## sys_ref_core
module sys_ref_core #(parameter DATA_WIDTH = 8, ADDR_WIDTH = 4)
(
 input   wire                      CLK,
 input   wire                      RST,             
 input   wire  [DATA_WIDTH-1:0]    UART_RX_DATA,
 input   wire                      UART_RX_Valid,
 input   wire                      FIFO_FULL,
 output  wire  [DATA_WIDTH-1:0]    FIFO_WR_DATA,
 output  wire                      FIFO_WR_INC,
 output  wire  [DATA_WIDTH-1:0]    UART_Config,
 output  wire  [DATA_WIDTH-1:0]    Div_Ratio,
 output  wire                      CLKDIV_EN
);
Size: roughly 180 flip-flops, about 38 I/O pins.
export LEC_CHECK = 0
export CAP_MARGIN = 20
export CELL_PAD_IN_SITES_GLOBAL_PLACEMENT = 2
export CORE_MARGIN = 2
export CORE_UTILIZATION = 23
export CTS_CLUSTER_DIAMETER = 335
export CTS_CLUSTER_SIZE = 88
export GPL_ROUTABILITY_DRIVEN = 0
export HOLD_SLACK_MARGIN = -0.09
export PLACE_DENSITY_LB_ADDON = 0.21
export SLEW_MARGIN = 10
export TNS_END_PERCENT = 5
create_clock -name core_clock -period 30.0 [get_ports {CLK}]
run.sh (not shown) runs the stock make flow with config.mk's settings and CLKGATE_MAP_FILE=.
Change:
Settings changed: CELL_PAD_IN_SITES_GLOBAL_PLACEMENT 2 to unset, CORE_ASPECT_RATIO set to 0.5, CORE_UTILIZATION 23 to 65, CTS_CLUSTER_DIAMETER 335 to unset, CTS_CLUSTER_SIZE 88 to unset, GPL_ROUTABILITY_DRIVEN 0 to unset, HOLD_SLACK_MARGIN -0.09 to unset, PLACE_DENSITY set to 0.6, PLACE_DENSITY_LB_ADDON 0.21 to unset, SLEW_MARGIN 10 to 20.
Effect: Worst setup slack is worse by 0.43 ns. Via count increases by 6.9%. Clock-buffer cell count decreases by 2. Routed wire length fell by about 16%. Sequential cell count is unchanged. Non-clock buffer count goes down by 5. Die area goes down by about 60%. Core utilization goes up by 46 points.

sys_ref_core again, from the RTL that the note above started with.
export LEC_CHECK = 0
export ABC_AREA = 1
export CAP_MARGIN = 10
export CELL_PAD_IN_SITES_DETAIL_PLACEMENT = 1
export CORE_MARGIN = 3
export CORE_UTILIZATION = 54
export CTS_CLUSTER_DIAMETER = 361
export GPL_ROUTABILITY_DRIVEN = 1
export GPL_TIMING_DRIVEN = 1
export MAX_ROUTING_LAYER = met4
export SLEW_MARGIN = 15
export TNS_END_PERCENT = 25
create_clock -name core_clock -period 30.0 [get_ports {CLK}]
The baseline finished clean.
Then changed:
Settings changed: ABC_AREA 1 to unset, CAP_MARGIN 10 to 20, CELL_PAD_IN_SITES_DETAIL_PLACEMENT 1 to 0, CELL_PAD_IN_SITES_GLOBAL_PLACEMENT set to 1, CORE_ASPECT_RATIO set to 0.75, CORE_MARGIN 3 to 2, CORE_UTILIZATION 54 to 40, CTS_CLUSTER_DIAMETER 361 to unset, CTS_CLUSTER_SIZE set to 75, GPL_ROUTABILITY_DRIVEN 1 to unset, PLACE_DENSITY_LB_ADDON set to 0.1, SLEW_MARGIN 15 to 0, TNS_END_PERCENT 25 to 15.
Effect:
- synthesized area rises slightly
- via count falls by roughly a tenth
- wire length falls by a few percent
- die size rises by a quarter to a third
Then changed:
Settings changed: CELL_PAD_IN_SITES_DETAIL_PLACEMENT 0 to unset, CELL_PAD_IN_SITES_GLOBAL_PLACEMENT 1 to unset, CORE_ASPECT_RATIO 0.75 to unset, CTS_CLUSTER_DIAMETER set to 333, CTS_CLUSTER_SIZE 75 to 16, GPL_TIMING_DRIVEN 1 to unset, MAX_ROUTING_LAYER met4 to unset, PLACE_DENSITY set to 0.89, PLACE_DENSITY_LB_ADDON 0.1 to unset, SLEW_MARGIN 0 to 20, TNS_END_PERCENT 15 to unset.
Outcome: Via count went up by 2.7%; worst setup slack degrades by 0.29 ns; routed wire length went down by 12%.
Then changed:
Settings changed: CTS_CLUSTER_DIAMETER 333 to unset, CTS_CLUSTER_SIZE 16 to unset, PLACE_DENSITY 0.89 to 0.6.
The new run completed without violations.
Utilization barely changes.
Register-to-register slack is about the same.
Clock skew went up by 0.0051 ns.
Die area stays the same.
Final area stays flat.
Cell count stays flat.
Flip-flop count does not change.
Global-route usage goes up by 0.72 points.
Then changed:
Settings changed: CORE_UTILIZATION 40 to 23, CTS_CLUSTER_DIAMETER set to 335, CTS_CLUSTER_SIZE set to 26, HOLD_SLACK_MARGIN set to -0.09, PLACE_DENSITY 0.6 to unset, PLACE_DENSITY_LB_ADDON set to 0.21, SLEW_MARGIN 20 to 10, TNS_END_PERCENT set to 5.
The changed run finished with timing, DRC and antenna clean.
Global-route usage fell by 8.6 points.
Core utilization fell by 18 points.
First-iteration DRC count fell by 16%.
Routed wire length rose by 9.9%.
Non-clock buffer count rose by 8.
Cell count rose by 18%.
Maximum frequency rose by 0.43%.
Sequential cell count stays the same.

v2:
Starting RTL as in the previous note.
## sys_ref_core
module sys_ref_core #(parameter DATA_WIDTH = 8, ADDR_WIDTH = 4)
(
 input   wire                      CLK,
 input   wire                      RST,             
 input   wire  [DATA_WIDTH-1:0]    UART_RX_DATA,
 input   wire                      UART_RX_Valid,
 input   wire                      FIFO_FULL,
 output  wire  [DATA_WIDTH-1:0]    FIFO_WR_DATA,
 output  wire                      FIFO_WR_INC,
 output  wire  [DATA_WIDTH-1:0]    UART_Config,
 output  wire  [DATA_WIDTH-1:0]    Div_Ratio,
 output  wire                      CLKDIV_EN
);
export LEC_CHECK = 0
export CAP_MARGIN = 20
export CELL_PAD_IN_SITES_GLOBAL_PLACEMENT = 0
export CORE_MARGIN = 2
export CORE_UTILIZATION = 46
export CTS_CLUSTER_DIAMETER = 335
export CTS_CLUSTER_SIZE = 88
export GPL_ROUTABILITY_DRIVEN = 0
export HOLD_SLACK_MARGIN = -0.09
export PLACE_DENSITY = 0.41
export SLEW_MARGIN = 10
export TNS_END_PERCENT = 5
create_clock -name core_clock -period 30.0 [get_ports {CLK}]
v2 finished all stages; the layout is clean.
Edits applied to the flow inputs when going from v2 to v30:
# v2
export LEC_CHECK = 0
export CAP_MARGIN = 20
export CELL_PAD_IN_SITES_GLOBAL_PLACEMENT = 0
export CORE_MARGIN = 2
export CORE_UTILIZATION = 46
export CTS_CLUSTER_DIAMETER = 335
export CTS_CLUSTER_SIZE = 88
export GPL_ROUTABILITY_DRIVEN = 0
export HOLD_SLACK_MARGIN = -0.09
export PLACE_DENSITY = 0.41
export SLEW_MARGIN = 10
export TNS_END_PERCENT = 5
create_clock -name core_clock -period 30.0 [get_ports {CLK}]
# v30
export LEC_CHECK = 0
export CAP_MARGIN = 20
export CORE_MARGIN = 2
export CORE_UTILIZATION = 56
export CTS_CLUSTER_DIAMETER = 332
export CTS_CLUSTER_SIZE = 93
export PLACE_DENSITY = 0.6
export SLEW_MARGIN = 20
create_clock -name core_clock -period 30.0 [get_ports {CLK}]
Findings:
When v30 is set beside v2, its met3 usage in global routing turns out to be 0.57 points larger. Summary of v30 over v2: number of tap cells added at floorplan went down 78, design area went down about 0.9%, total wire length after detailed routing went down 2000 µm. Delta (v30 minus v2): path depth of the worst reg2reg path decreased about 4.7%; critical path depth in cells decreased 6.
What v27 does differently from v30 at the input level:
# v30
export LEC_CHECK = 0
export CAP_MARGIN = 20
export CORE_MARGIN = 2
export CORE_UTILIZATION = 56
export CTS_CLUSTER_DIAMETER = 332
export CTS_CLUSTER_SIZE = 93
export PLACE_DENSITY = 0.6
export SLEW_MARGIN = 20
create_clock -name core_clock -period 30.0 [get_ports {CLK}]
# v27
export LEC_CHECK = 0
export CAP_MARGIN = 20
export CORE_MARGIN = 2
export CORE_UTILIZATION = 40
export CTS_CLUSTER_DIAMETER = 137
export CTS_CLUSTER_SIZE = 100
export PLACE_DENSITY = 0.88
export SLEW_MARGIN = 20
create_clock -name core_clock -period 30.0 [get_ports {CLK}]
### Flow results
- v27 packs its core looser than v30.
- Re number of detailed-routing iterations run before antenna repair: v27 is 3 up on v30.
- Side by side, via count turned out higher in v27 than in v30.
- Number of clock buffers in the layout up 1 in v27 wrt v30
- v27 ended up with a lower global routing usage on met2 than v30 did.
- ~same non-clock inverter instance count of the final layout in v27 and v30
## Diff of input files: v38 against v27
# v27
export LEC_CHECK = 0
export CAP_MARGIN = 20
export CORE_MARGIN = 2
export CORE_UTILIZATION = 40
export CTS_CLUSTER_DIAMETER = 137
export CTS_CLUSTER_SIZE = 100
export PLACE_DENSITY = 0.88
export SLEW_MARGIN = 20
create_clock -name core_clock -period 30.0 [get_ports {CLK}]
# v38
export LEC_CHECK = 0
export CAP_MARGIN = 20
export CORE_MARGIN = 2
export CORE_UTILIZATION = 40
export CTS_CLUSTER_DIAMETER = 335
export CTS_CLUSTER_SIZE = 26
export HOLD_SLACK_MARGIN = -0.09
export PLACE_DENSITY_LB_ADDON = 0.23
export SLEW_MARGIN = 10
create_clock -name core_clock -period 30.0 [get_ports {CLK}]
==> results <==
v38 vs. v27: area added between synthesis and finish down 0.16 points, minimum setup slack among reg-to-reg paths up 0.07 ns, routed wire length up about 4.6%.
The startpoint of the most critical setup path comes out U0_Register_File.Memory[1][2] in one run and U0_Register_File.Memory[1][1] in the other, namely in v27 and v38 respectively.
Summary — instance count after placement with tap cells included, v38 relative to v27: higher, by 0.33%.
Of v38 and v27, the lower combined global-route utilization of all metal layers belongs to v27.
v38 and v27 ended up with nearly the same cell area.

== run A ==
sys_ref_core again, from the RTL that the note above started with.
==> flow/config.mk <==
export PLATFORM = sky130hd
export DESIGN_NAME = sys_ref_core
export DESIGN_NICKNAME = sys_ref_core
export VERILOG_FILES = /design/flow/design.v
export SDC_FILE = /design/flow/constraint.sdc
export NUM_CORES = 4
export LEC_CHECK = 0
export ABC_AREA = 1
export CAP_MARGIN = 20
export CORE_MARGIN = 2
export CORE_UTILIZATION = 66
export CTS_CLUSTER_SIZE = 87
export PLACE_DENSITY = 0.6
export SETUP_SLACK_MARGIN = 5.0
export SLEW_MARGIN = 20
export TNS_END_PERCENT = 80
==> flow/constraint.sdc <==
create_clock -name core_clock -period 20.3 [get_ports {CLK}]
set_input_delay 4.0600 -clock core_clock [delete_from_list [all_inputs] [get_ports {CLK}]]
set_output_delay 4.0600 -clock core_clock [all_outputs]
set_load 0.01 [all_outputs]
What ended run A was a tool error in global routing (5_1_grt); the run never finished.
Changes in run B relative to run A:
# run A
export LEC_CHECK = 0
export ABC_AREA = 1
export CAP_MARGIN = 20
export CORE_MARGIN = 2
export CORE_UTILIZATION = 66
export CTS_CLUSTER_SIZE = 87
export PLACE_DENSITY = 0.6
export SETUP_SLACK_MARGIN = 5.0
export SLEW_MARGIN = 20
export TNS_END_PERCENT = 80
create_clock -name core_clock -period 20.3 [get_ports {CLK}]
# run B
export LEC_CHECK = 0
export CAP_MARGIN = 20
export CORE_MARGIN = 2
export CORE_UTILIZATION = 65
export SLEW_MARGIN = 20
create_clock -name core_clock -period 15.8 [get_ports {CLK}]
Notes after the runs:
Complete run, failing final checks: run B, reason setup timing. Going from run A to run B, synthesized area has increased; synthesized-area fraction occupied by ao, oa, aoi and oai cells has increased; core area now sits higher; post-synthesis share of cell area spent on xor and xnor gates about even. Compared to run A, run B was floorplanned on a bigger die. | simple logic cell fraction of the synthesized area | run B vs run A | 11 points lower |. Run B vs run A, post-place instance area went up by about 0.56%. [run B vs run A] total of cells resized after clock tree synthesis: lower in run B. Re instance tally after logic synthesis: run A was higher than run B. Between run A and run B, chip area in the Yosys report is lower for run A, run B comes in above that.
> inputs changed (run B -> run C)
# run B
export LEC_CHECK = 0
export CAP_MARGIN = 20
export CORE_MARGIN = 2
export CORE_UTILIZATION = 65
export SLEW_MARGIN = 20
create_clock -name core_clock -period 15.8 [get_ports {CLK}]
# run C
export LEC_CHECK = 0
export CAP_MARGIN = 20
export CORE_MARGIN = 2
export CORE_UTILIZATION = 64
export PLACE_DENSITY = 0.6
export SLEW_MARGIN = 20
create_clock -name core_clock -period 23.4 [get_ports {CLK}]
- Run C vs run B: post-cts repair resize count down by more than 10%
- [run C] fmax rose 8.9% relative to run B
- On minimum clock period, run C does better than run B.
- Completing all stages was not enough for run C: its layout failed the final checks because of setup timing.
- Compared with run B, run C shows a relative area change from synthesis to final layout that is 15 points lower.
- Non-clock buffer count is higher on run B
- Taking run B as the reference, in run C DRC marker count from the first detailed-route iteration now smaller; critical path depth has decreased.

Setup of zinc:
Starting RTL as in the previous note.
Settings: LEC_CHECK=0, CAP_MARGIN=20, CORE_MARGIN=2, CORE_UTILIZATION=65, PLACE_DENSITY=0.6, SETUP_SLACK_MARGIN=-1.43, SLEW_MARGIN=20; clock period 21.8 ns.
Finished, but not clean: zinc, with setup timing.
Here is what was changed in the inputs of pepper compared with zinc.
diff --git a/flow/config.mk b/flow/config.mk
--- a/flow/config.mk
+++ b/flow/config.mk
@@ -9,5 +9,4 @@
 export CORE_MARGIN = 2
-export CORE_UTILIZATION = 65
+export CORE_UTILIZATION = 16
 export PLACE_DENSITY = 0.6
-export SETUP_SLACK_MARGIN = -1.43
 export SLEW_MARGIN = 20
==> flow/constraint.sdc <==
create_clock -name core_clock -period 28.4 [get_ports {CLK}]
set_input_delay 5.6800 -clock core_clock [delete_from_list [all_inputs] [get_ports {CLK}]]
set_output_delay 5.6800 -clock core_clock [all_outputs]
set_load 0.01 [all_outputs]
## What came out
pepper completed every stage of the flow, and the final layout passed the timing, DRC and antenna checks. pepper: number of optimization iterations in the first detailed-route pass is 4 lower than what zinc reported. Compared with zinc, in pepper area occupied by multi-input gates fell by about 4.6%, fraction of met2 tracks used by global routing fell by 55 points, post-detailed-routing wire length fell by 9.8%, worst setup slack rose by 4630 ps. pepper against zinc: length of routed wiring on met1 has increased, total clock buffers created by CTS has remained practically unchanged. Re worst hold slack: pepper and zinc aren't equal, and the higher value belongs to zinc.

## cedar
sys_ref_core again, from the RTL that the note above started with.
export LEC_CHECK = 0
export CAP_MARGIN = 20
export CORE_MARGIN = 2
export CORE_UTILIZATION = 67
export CTS_CLUSTER_DIAMETER = 364
export CTS_CLUSTER_SIZE = 15
export SLEW_MARGIN = 20
create_clock -name core_clock -period 13.4 [get_ports {CLK}]
cedar got as far as 5_1_grt, where a tool error ended the run.
The inputs of violet differ from those of cedar as listed below.
- CORE_UTILIZATION now 63, was 67
- CTS_CLUSTER_DIAMETER no longer set, was 364
- CTS_CLUSTER_SIZE no longer set, was 15
- the clock period (ns, I/O delays scaled along) now 15.8, was 13.4
[summary]
- From the logs: violet reached the end of the flow and failed the layout checks with negative setup slack.
- For area after detailed placement, violet and cedar come out practically identical.
- On violet: setup fix buffers added after clock tree synthesis is 12 higher than what cedar gave.
- Delta (violet minus cedar): maximum clock path buffer count has remained practically unchanged, proportion of synthesized chip area in sequential cells has remained practically unchanged, compound-cell area share of the yosys netlist has remained practically unchanged.
- Taking cedar as the reference, in violet floorplan core area increased 6.4%, die area increased about 6%, total instance count after detailed placement increased 0.48%.
The following lists how willow was set up differently from violet:
- a change of CORE_UTILIZATION from 63 to 40
- an added PLACE_DENSITY of 0.6
- a change of the clock period (ns, I/O delays scaled along) from 15.8 to 28.4
==> comparison <==
willow | status: complete | timing, DRC, antenna: pass
The non-clock buffer count in willow is 0.18 times that in violet.
From violet to willow the numbers moved as follows: routed wire length per instance shows a reduction of 18%, length of routed met2 wiring shows a reduction of about 22%, reg2reg setup slack shows an increase of 12.31 ns.
Cmp willow vs violet: setup slack higher in willow
Delta (willow minus violet): global placement routability congestion now sits lower, critical path depth fell by about 9%.
diff inputs: willow => lagoon
- swapping 40 for 56 in CORE_UTILIZATION
- clearing PLACE_DENSITY, which used to be 0.6
- swapping 28.4 for 13.4 in the clock period (ns, I/O delays scaled along)
## What came out
- In lagoon the implementation completed, yet the final layout does not meet the checks, the culprit being negative setup slack.
- What lagoon reported for wire length has to be multiplied by 0.941 to get the figure for willow.
- Against willow, lagoon comes in 3.9 points lower on proportion of cell area occupied by registers.
- The standard cells in lagoon occupy more silicon area than those in willow do.
- NOTE via count of the first global-routing pass willow->lagoon increased by more than 10%
- Total iterations of the first detailed-routing run: lagoon vs willow up 1
- For lagoon, the slowest cell on the critical path was or4b_1, unlike willow, where it was or4_1.
- In the metrics for willow and lagoon, the one carrying the higher shortest clock period the worst path allows after layout is willow.
- Of lagoon and willow, it is lagoon that has the lower setup slack.
- On via count: between willow and lagoon, it ends up lower for willow.
